Setup of run A:
==> flow/design.v <==
`timescale 1ns/1ps
module ddr2_test
	(
	input  wire          clk,
	input  wire          reset,
	input  wire          writes_en,
	input  wire          reads_en,
	input  wire          calib_done, 
	output reg           ib_re,
	input  wire [31:0]   ib_data,
	input  wire [7:0]    ib_count,  
	input  wire          ib_valid,
	input  wire          ib_empty,
	output reg           ob_we,
	output reg  [31:0]   ob_data,
	input  wire [9:0]    ob_count,
	output reg           p0_rd_en_o, 
	input  wire          p0_rd_empty,
	input  wire [31:0]   p0_rd_data,
	input  wire          p0_cmd_full,
	output reg           p0_cmd_en,
	output reg  [2:0]    p0_cmd_instr,
	output reg  [29:0]   p0_cmd_byte_addr,
	output wire [5:0]    p0_cmd_bl_o, 
	input  wire          p0_wr_full,
	output reg           p0_wr_en,
	output reg  [31:0]   p0_wr_data,
	output wire [3:0]    p0_wr_mask,
	output reg [26:0]		MEMORY_COUNT  
	);
localparam FIFO_SIZE      = 1024;
localparam BURST_LEN      = 10;   
wire        rd_fifo_afull;
reg  [29:0] cmd_byte_addr_wr, cmd_byte_addr_rd;
reg  [5:0]  burst_cnt;
reg         write_mode;
reg         read_mode;
reg         reset_d;
assign p0_cmd_bl_o = BURST_LEN - 1;
assign p0_wr_mask = 4'b0000;
always @(posedge clk) write_mode <= writes_en;
always @(posedge clk) read_mode <= reads_en;
always @(posedge clk) reset_d <= reset;
integer state;
localparam s_idle  = 0,
           s_write1 = 10,
           s_write2 = 11,
           s_write3 = 12,
           s_read1 = 20,
           s_read2 = 21,
           s_read3 = 22,
           s_read4 = 23,
			  s_writecmd0 = 30,
			  s_writecmd1 = 31,
			  s_readcmd0 = 40,
			  s_readcmd1 = 41;
always @(posedge clk) begin
	if (reset_d) begin
		state           	<= s_idle;
		burst_cnt       	<= BURST_LEN;
		cmd_byte_addr_wr  <= 0;
		cmd_byte_addr_rd  <= 0;
		p0_cmd_instr 		<= 3'b0;
		p0_cmd_byte_addr 	<= 30'b0;
		MEMORY_COUNT		<= 0;
		p0_cmd_instr 	<= 3'd0;
		p0_cmd_en 		<= 1'b0;
		p0_wr_en 		<= 1'b0;
		p0_rd_en_o 		<= 1'b0;
		ib_re 			<= 1'b0;
		ob_we 			<= 1'b0;
	end else begin
		case (state)
			s_idle: begin
				p0_cmd_en 	<= 1'b0;  
				p0_wr_en 	<= 1'b0;	
				p0_rd_en_o 	<= 1'b0;
				ib_re 		<= 1'b0;
				ob_we 		<= 1'b0;
				burst_cnt <= BURST_LEN;
				if ((p0_cmd_full == 1'b0) && (p0_cmd_en == 1'b0) && calib_done==1 && write_mode==1 && (ib_count >= BURST_LEN) && (MEMORY_COUNT<(27'd0-4*BURST_LEN))) begin
					state <= s_write1;
				end else if ((p0_cmd_full == 1'b0) && (p0_cmd_en == 1'b0) && calib_done==1 && read_mode==1 && (ob_count<(FIFO_SIZE-1-4*BURST_LEN) ) && (MEMORY_COUNT>4*BURST_LEN)) begin
					state <= s_readcmd0;
				end
			end
			s_write1: begin
				p0_wr_en <= 1'b0;					  
				ib_re <= 1'b1;
				state <= s_write2;
			end
			s_write2: begin
				ib_re <= 1'b0;
				if(ib_valid==1) begin
					p0_wr_data <= ib_data;
					burst_cnt <= burst_cnt - 1;
					state <= s_write3;
				end
			end
			s_write3: begin
				if (p0_wr_full == 1'b0) begin
					p0_wr_en   <= 1'b1;
					if (burst_cnt == 6'd0) begin
						state <= s_writecmd0;
						MEMORY_COUNT	  <= MEMORY_COUNT+4*BURST_LEN;
					end else begin
						state 			  <= s_write1;
					end
				end
			end
			s_writecmd0: begin
				p0_wr_en    	  <= 1'b0;
				p0_cmd_byte_addr <= cmd_byte_addr_wr;
				cmd_byte_addr_wr <= cmd_byte_addr_wr + 4*BURST_LEN;  
				p0_cmd_instr     <= 3'b000;
				state 			  <= s_writecmd1;
			end
			s_writecmd1: begin
				p0_cmd_en <= 1'b1;				 
				state <= s_idle;					 
			end
			s_readcmd0: begin
				p0_cmd_instr <= 3'b001;						 	 
				p0_cmd_byte_addr <= cmd_byte_addr_rd; 	 
				state <= s_readcmd1;	
			end
			s_readcmd1: begin
				p0_cmd_en <= 1'b1;					 
				state <= s_read1;	
			end
			s_read1: begin
				p0_cmd_en <= 1'b0;				  
				if (p0_rd_empty==0) begin 		  
					p0_rd_en_o  <= 1'b1;			  
					state <= s_read2;
				end
			end
			s_read2: begin
				ob_data <= p0_rd_data;		 
				p0_rd_en_o  <= 1'b0;					 	 
				state <= s_read3;
			end
			s_read3: begin
				ob_we 		  <= 1'b1;		 
				burst_cnt <= burst_cnt - 1;		 
				state <= s_read4;
			end
			s_read4: begin
				ob_we <= 1'b0;								 
				if ((burst_cnt == 6'd0)) begin 	 
					MEMORY_COUNT <= MEMORY_COUNT - 4*BURST_LEN; 			 
					cmd_byte_addr_rd	<= cmd_byte_addr_rd + 4*BURST_LEN;  
					state <= s_idle;
				end else begin
					state <= s_read1;
				end
			end
		endcase
	end
end
endmodule
Settings: LEC_CHECK=0, CAP_MARGIN=30, CELL_PAD_IN_SITES_DETAIL_PLACEMENT=2, CORE_MARGIN=3, CORE_UTILIZATION=44, CTS_CLUSTER_SIZE=70, SETUP_SLACK_MARGIN=-0.07, SLEW_MARGIN=5; clock period 3.4 ns.
run.sh (not shown) runs the stock make flow with config.mk's settings and CLKGATE_MAP_FILE=.
No final results exist for run A, since it was stopped by error DPL-0033 during clock tree synthesis.
Edits applied to the flow inputs when going from run A to run B:
- clearing CELL_PAD_IN_SITES_DETAIL_PLACEMENT, which used to be 2
- clearing CTS_CLUSTER_SIZE, which used to be 70
- swapping 3 for 2 in CORE_MARGIN
- swapping 30 for 20 in CAP_MARGIN
- swapping 44 for 64 in CORE_UTILIZATION
- swapping 5 for 20 in SLEW_MARGIN
- clearing SETUP_SLACK_MARGIN, which used to be -0.07
- swapping 3.4 for 1.69 in the clock period (ns, I/O delays scaled along)
==> results <==
Stage in which a tool error killed run B: clock tree synthesis.
Status: cell count after synthesis parity (run A, run B)
Floorplan check, run B vs run A: die outline smaller in run B
Run A → run B: global placer's final weighted congestion went up; worst slack at placement went down.
What run C does differently from run B at the input level:
- PLACE_DENSITY: unset -> 0.6
- CORE_UTILIZATION: 64 -> 45
- ABC_AREA: unset -> 1
- the clock period (ns, I/O delays scaled along): 1.69 -> 1.07
Nothing crashed in run C and all stages finished; the problem is that the final layout failed, the offending checks being negative setup slack. Die extent in y went up by more than 10% going from run B to run C. Run B has a higher xor/xnor share of the synthesized area than run C. As of run C, yosys stat cell total had risen by more than a quarter compared to run B. Diff run B -> run C: average instance area after synthesis decreased about 18%; simple-gate portion of the synthesized area increased 6.8 points; number of distinct library cells after synthesis decreased 10; number of instances in the placed design increased about 35%. Run C -> run B: synthesized-area fraction occupied by adder cells flat. Taking run C over run B, the chip area line of the yosys report ratio works out to 1.05.
#### Input delta (run D over run C)
- CORE_UTILIZATION: 45 -> 58
- ABC_AREA: 1 -> unset
- the clock period (ns, I/O delays scaled along): 1.07 -> 2.05
[summary]
Run D went all the way through the flow, and no timing, DRC or antenna check failed.
Run D against run C: total power per unit cell area went down by about 30%; and-or/or-and share of the synthesized area went down by 1.8 points.
Non-clock buffer count delta for run D relative to run C: 253 lower
Note that the number of nets at the end of the flow recorded for run D amounts to 0.70 times the value seen in run C.
Re met2 usage: run C was lower than run D.
Maximum number of pins on one net before global-route repair (run D vs. run C) increases by more than 100%
When the final numbers for run C and run D were put side by side, the data required time of the critical path turned out to be smaller in run C.
Power figures rest on the tool's default switching activity, not on a simulated workload.
